==> ember: inputs <==
// top_logic
module top_logic(  
		clk,
		rst,
		frz,
		level,
		Dout,
		vsync,
		hsync,
		VGA_R,
		VGA_G,
		VGA_B,
		BTNU,
		BTND,
		BTNL,
		BTNR,
        seven_seg,
        sel,
        pattern_select,
         I_spi_miso,
         O_spi_sck,
         O_spi_cs,
         O_spi_mosi
);
export LEC_CHECK = 0
export CAP_MARGIN = 20
export CELL_PAD_IN_SITES_DETAIL_PLACEMENT = 1
export CORE_MARGIN = 4
export CORE_UTILIZATION = 67
export CTS_CLUSTER_DIAMETER = 207
export GPL_ROUTABILITY_DRIVEN = 0
export MAX_ROUTING_LAYER = met4
export SETUP_SLACK_MARGIN = -0.42
export SLEW_MARGIN = 20
create_clock -name core_clock -period 16.2 [get_ports {clk}]
run.sh (not shown) runs the stock make flow with config.mk's settings and CLKGATE_MAP_FILE=.
==> harbor (differences from ember) <==
Settings changed: ABC_AREA from default to 1, CELL_PAD_IN_SITES_GLOBAL_PLACEMENT from default to 0, HOLD_SLACK_MARGIN from default to 0.19, TNS_END_PERCENT from default to 75.
==> lagoon (differences from ember) <==
Settings changed: CAP_MARGIN 20 to 30, CELL_PAD_IN_SITES_DETAIL_PLACEMENT 1 to default, CORE_MARGIN 4 to 2, CORE_UTILIZATION 67 to 72, CTS_CLUSTER_DIAMETER 207 to default, GPL_ROUTABILITY_DRIVEN 0 to default, MAX_ROUTING_LAYER met4 to default, SETUP_SLACK_MARGIN -0.42 to default.
==> flow/constraint.sdc (replaced) <==
create_clock -name core_clock -period 12.9 [get_ports {clk}]
set_input_delay 2.5800 -clock core_clock [delete_from_list [all_inputs] [get_ports {clk}]]
set_output_delay 2.5800 -clock core_clock [all_outputs]
set_load 0.01 [all_outputs]
==> impl_metrics.tcl <==
# collected from the flow reports
set metrics [dict create \
    run_status "did not finish" \
    failing_step "4_1_cts" \
    stop_error "[ERROR DPL-0033] detailed placement checks failed during check placement." \
    simple_gate_area_frac 0.1243 \
    initCoreUtil 0.6736 \
    core_sq_um 160400 \
    die_w_um 409.6 \
    dpl.hpwl_um 350700 \
]
Source of the figures above: ember

==> impl_metrics.tcl <==
# place-and-route summary
set metrics [dict create \
    run_status "complete, but fails checks" \
    violations "negative setup slack" \
    fin_ws_ns -0.5425 \
    dpl.hpwl_um 249800 \
    finalSetupViolCount 2 \
    post_synth.cell_area_avg_sq_um 8.903 \
    gp_routability_congestion 1.004 \
    initCoreUtil 0.7231 \
    arrival_ns 13.94 \
]
Source of the figures above: lagoon

==> impl_metrics.tcl <==
# collected from the flow reports
set metrics [dict create \
    run_status "did not finish" \
    common_cells "inv_1, fa_1, nand2_1, nor2_1, ha_1" \
    failing_step "3_5_place_dp" \
    die_w_um 419.0 \
    initCoreUtil 0.6754 \
    fp_nets 17650 \
    stop_error "[ERROR DPL-0033] detailed placement checks failed during check placement." \
    core_sq_um 167600 \
    simple_gate_area_frac 0.1562 \
    area_leaders "fa_1, inv_1, ha_1, nand2_1, dfxtp_1" \
    portBuffers 41 \
]
Source of the figures above: harbor


========
==> inputs of yarrow <==
top_logic again, from the RTL that the note above started with.
==> flow/config.mk <==
export PLATFORM = sky130hd
export DESIGN_NAME = top_logic
export DESIGN_NICKNAME = top_logic
export VERILOG_FILES = /design/flow/design.v
export SDC_FILE = /design/flow/constraint.sdc
export NUM_CORES = 4
export LEC_CHECK = 0
export ABC_AREA = 0
export CAP_MARGIN = 20
export CELL_PAD_IN_SITES_GLOBAL_PLACEMENT = 0
export CORE_ASPECT_RATIO = 1.01
export CORE_MARGIN = 2
export CORE_UTILIZATION = 72
export PLACE_DENSITY = 0.64
export SETUP_SLACK_MARGIN = 0.26
export SLEW_MARGIN = 35
export TNS_END_PERCENT = 85
==> flow/constraint.sdc <==
create_clock -name core_clock -period 12.3 [get_ports {clk}]
set_input_delay 2.4600 -clock core_clock [delete_from_list [all_inputs] [get_ports {clk}]]
set_output_delay 2.4600 -clock core_clock [all_outputs]
set_load 0.01 [all_outputs]
==> inputs of raven, as changes to yarrow <==
Settings changed: ABC_AREA 0 to unset, CELL_PAD_IN_SITES_GLOBAL_PLACEMENT 0 to unset, CORE_ASPECT_RATIO 1.01 to unset, CORE_UTILIZATION 72 to 8, PLACE_DENSITY 0.64 to unset, SETUP_SLACK_MARGIN 0.26 to unset, SLEW_MARGIN 35 to 20, TNS_END_PERCENT 85 to unset.
==> flow/constraint.sdc (replaced) <==
create_clock -name core_clock -period 21.0 [get_ports {clk}]
set_input_delay 4.2000 -clock core_clock [delete_from_list [all_inputs] [get_ports {clk}]]
set_output_delay 4.2000 -clock core_clock [all_outputs]
set_load 0.01 [all_outputs]
==> inputs of nickel, as changes to yarrow <==
Settings changed: ABC_AREA 0 to 1, PLACE_DENSITY 0.64 to 0.35, SLEW_MARGIN 35 to 5.
==> flow/constraint.sdc (replaced) <==
create_clock -name core_clock -period 9.37 [get_ports {clk}]
set_input_delay 1.8740 -clock core_clock [delete_from_list [all_inputs] [get_ports {clk}]]
set_output_delay 1.8740 -clock core_clock [all_outputs]
set_load 0.01 [all_outputs]
==> qor summary <==
	raven	nickel	yarrow
Inst Count DP	30000	17800	14500
Clock transition at the registers of the reported paths	90 ps	-	60 ps
Run status	timing/DRC/antenna clean	did not finish	failed layout checks
Stage where the flow stopped	-	global routing	-
Layout check failures	-	-	negative setup slack
Vias/cell	2.59	-	5.75
Total of fill cells in the finished design	156000	-	10200
Biggest area consumer among cell classes	multi-input combinational cells	-	multi-input combinational cells
Count of cell instances traversed by the critical path	58	-	59
Clock tree cell share of total cell area	0.0105	-	0.0102
Highest Signal Layer	met4	-	met5
Capturing element type of the critical path	flip-flop	-	flip-flop
Count of non-filler cells in the finished layout	30100	-	14600
Signal buffers	191	-	700
Number of logic gates	8279	-	8279
Number of well taps	18000	-	1944
Synthesis-to-layout area growth	22.6%	-	8.72%

========
==> inputs of xenon <==
Starting RTL as in the previous note.
// top_logic
module top_logic(  
		clk,
		rst,
		frz,
		level,
		Dout,
		vsync,
		hsync,
		VGA_R,
		VGA_G,
		VGA_B,
		BTNU,
		BTND,
		BTNL,
		BTNR,
        seven_seg,
        sel,
        pattern_select,
         I_spi_miso,
         O_spi_sck,
         O_spi_cs,
         O_spi_mosi
);
Settings: LEC_CHECK=0, CAP_MARGIN=20, CELL_PAD_IN_SITES_DETAIL_PLACEMENT=1, CORE_MARGIN=4, CORE_UTILIZATION=67, CTS_CLUSTER_DIAMETER=65, GPL_ROUTABILITY_DRIVEN=0, SLEW_MARGIN=20; clock period 16.2 ns.
==> umber (differences from xenon) <==
CELL_PAD_IN_SITES_DETAIL_PLACEMENT = unset   (was 1)
CORE_MARGIN = 2   (was 4)
CORE_UTILIZATION = 72   (was 67)
CTS_CLUSTER_DIAMETER = unset   (was 65)
GPL_ROUTABILITY_DRIVEN = unset   (was 0)
SETUP_SLACK_MARGIN = -0.87   (was unset)
==> flow/constraint.sdc (replaced) <==
create_clock -name core_clock -period 11.5 [get_ports {clk}]
set_input_delay 2.3000 -clock core_clock [delete_from_list [all_inputs] [get_ports {clk}]]
set_output_delay 2.3000 -clock core_clock [all_outputs]
set_load 0.01 [all_outputs]
==> fjord (differences from xenon) <==
ABC_AREA = 1   (was unset)
CELL_PAD_IN_SITES_DETAIL_PLACEMENT = unset   (was 1)
CORE_MARGIN = 2   (was 4)
CORE_UTILIZATION = 72   (was 67)
CTS_CLUSTER_DIAMETER = 254   (was 65)
GPL_ROUTABILITY_DRIVEN = unset   (was 0)
PLACE_DENSITY = 0.35   (was unset)
SETUP_SLACK_MARGIN = 1.64   (was unset)
==> flow/constraint.sdc (replaced) <==
create_clock -name core_clock -period 13.1 [get_ports {clk}]
set_input_delay 2.6200 -clock core_clock [delete_from_list [all_inputs] [get_ports {clk}]]
set_output_delay 2.6200 -clock core_clock [all_outputs]
set_load 0.01 [all_outputs]
==> flow_summary.yaml <==
# yosys + openroad results
outcome:
  status: "stopped before the end"
  lastStage: "5_1_grt"
  tool.error: "[ERROR GRT-0116] Global routing finished with congestion. Check the congestion regions in the DRC Viewer."
yosys:
  synthMuxAreaShare: 0.004957
  synthesis.area_mm2: 0.1080
die:
  fp.coreArea_mm2: 0.1604
grt:
  use_met3: 0.8139
placement:
  dpl.cell_count: 14208
[end of results for xenon]
==> flow_summary.yaml <==
# flow metrics
die:
  fp.coreArea_mm2: 0.1494
timing:
  layout_setup_ws_ns: -2.131
  finalSetupViolCount: 47
outcome:
  status: "complete, but fails checks"
  so_faults: "setup timing"
[end of results for umber]
==> flow_summary.yaml <==
# flow metrics
cells_and_area:
  instances_no_fill: 16361
yosys:
  ys_area_mm2: 0.1132
  yosysTopAreaCellShare: 0.4176
  synthMuxAreaShare: 0.0003537
die:
  fp.coreArea_mm2: 0.1562
  dieArea_mm2: 0.1604
outcome:
  status: "timing/DRC/antenna clean"
critical_path:
  crit_family: "adder cells"
[end of results for fjord]

========
==> inputs of 02-07 <==
top_logic again, from the RTL that the note above started with.
Design top_logic, start of the top module:
module top_logic(  
		clk,
		rst,
		frz,
		level,
		Dout,
		vsync,
		hsync,
		VGA_R,
		VGA_G,
		VGA_B,
		BTNU,
		BTND,
		BTNL,
		BTNR,
        seven_seg,
        sel,
        pattern_select,
         I_spi_miso,
         O_spi_sck,
         O_spi_cs,
         O_spi_mosi
);
clock: 19.9 ns
lec_check: 0
abc_area: 1
cap_margin: 20
cell_pad_in_sites_global_placement: 0
core_aspect_ratio: 1.01
core_margin: 2
core_utilization: 44
place_density: 0.69
setup_slack_margin: 5.0
slew_margin: 35
tns_end_percent: 85
==> 01-14: changes against 02-07 <==
- CELL_PAD_IN_SITES_GLOBAL_PLACEMENT: 0 -> default
- CORE_ASPECT_RATIO: 1.01 -> default
- CORE_UTILIZATION: 44 -> 71
- CTS_CLUSTER_DIAMETER: default -> 252
- MAX_ROUTING_LAYER: default -> met4
- PLACE_DENSITY: 0.69 -> default
- SETUP_SLACK_MARGIN: 5.0 -> default
- SLEW_MARGIN: 35 -> 20
- TNS_END_PERCENT: 85 -> default
==> flow/constraint.sdc (replaced) <==
create_clock -name core_clock -period 9.76 [get_ports {clk}]
set_input_delay 1.9520 -clock core_clock [delete_from_list [all_inputs] [get_ports {clk}]]
set_output_delay 1.9520 -clock core_clock [all_outputs]
set_load 0.01 [all_outputs]
==> comparison <==
01-14 aborted during global routing (5_1_grt) (ODB-0269). 02-07 completed with no timing, DRC or antenna violations.
Synthesized area is the same in 02-07 and 01-14.
Between 01-14 and 02-07, the lower die size is in 01-14 (gap about 40%, measured against 02-07).
In synthesized cell count, 01-14 and 02-07 do not differ.
==> figures <==
| quantity | 01-14 | 02-07 |
|---|---|---|
| Height of the die | 403.3 µm | 513.7 µm |
| CTS resizes | 504 | 0 |
| Die W | 403.3 µm | 508.7 µm |
| Routability-driven placement congestion ratio | 1.096 | 0.9845 |
| Setup bufs post-CTS | 71 | 0 |
| Total clock buffers created by CTS | 40 | 38 |
| DP Wirelength | 324100 µm | 249000 µm |
| Number of instances in the synthesized netlist | 14150 | 14150 |
| Worst-case clock buffer depth | 3 | 3 |
| Outcome | stopped before the end | complete, no violations |
| Failing step | global routing (5_1_grt) | - |
| Sequential fraction of the synthesis area | 5.377% | 5.377% |
| Area enclosed by the die boundary | 162600 µm² | 261300 µm² |
| Core Util at FP | 71.47% | 44.14% |
| Core Box Area | 158400 µm² | 256400 µm² |
| Cell row count | 146 | 187 |
| Clk sinks | 304 | 304 |
| Fraction of synthesized cell area taken by the top area cell type | 41.76% | 41.76% |
| Post-Place Cells | 17760 | 17460 |
| Post-synth tally of flip-flops with integrated enable | 0 | 0 |
| Post-place instance area | 129500 µm² | 117700 µm² |
| And-or/or-and share of the synthesized area | 6.118% | 6.118% |
| Worst slack at placement | -3.381 ns | 5.173 ns |
| Syn Std Cell Area | 113200 µm² | 113200 µm² |
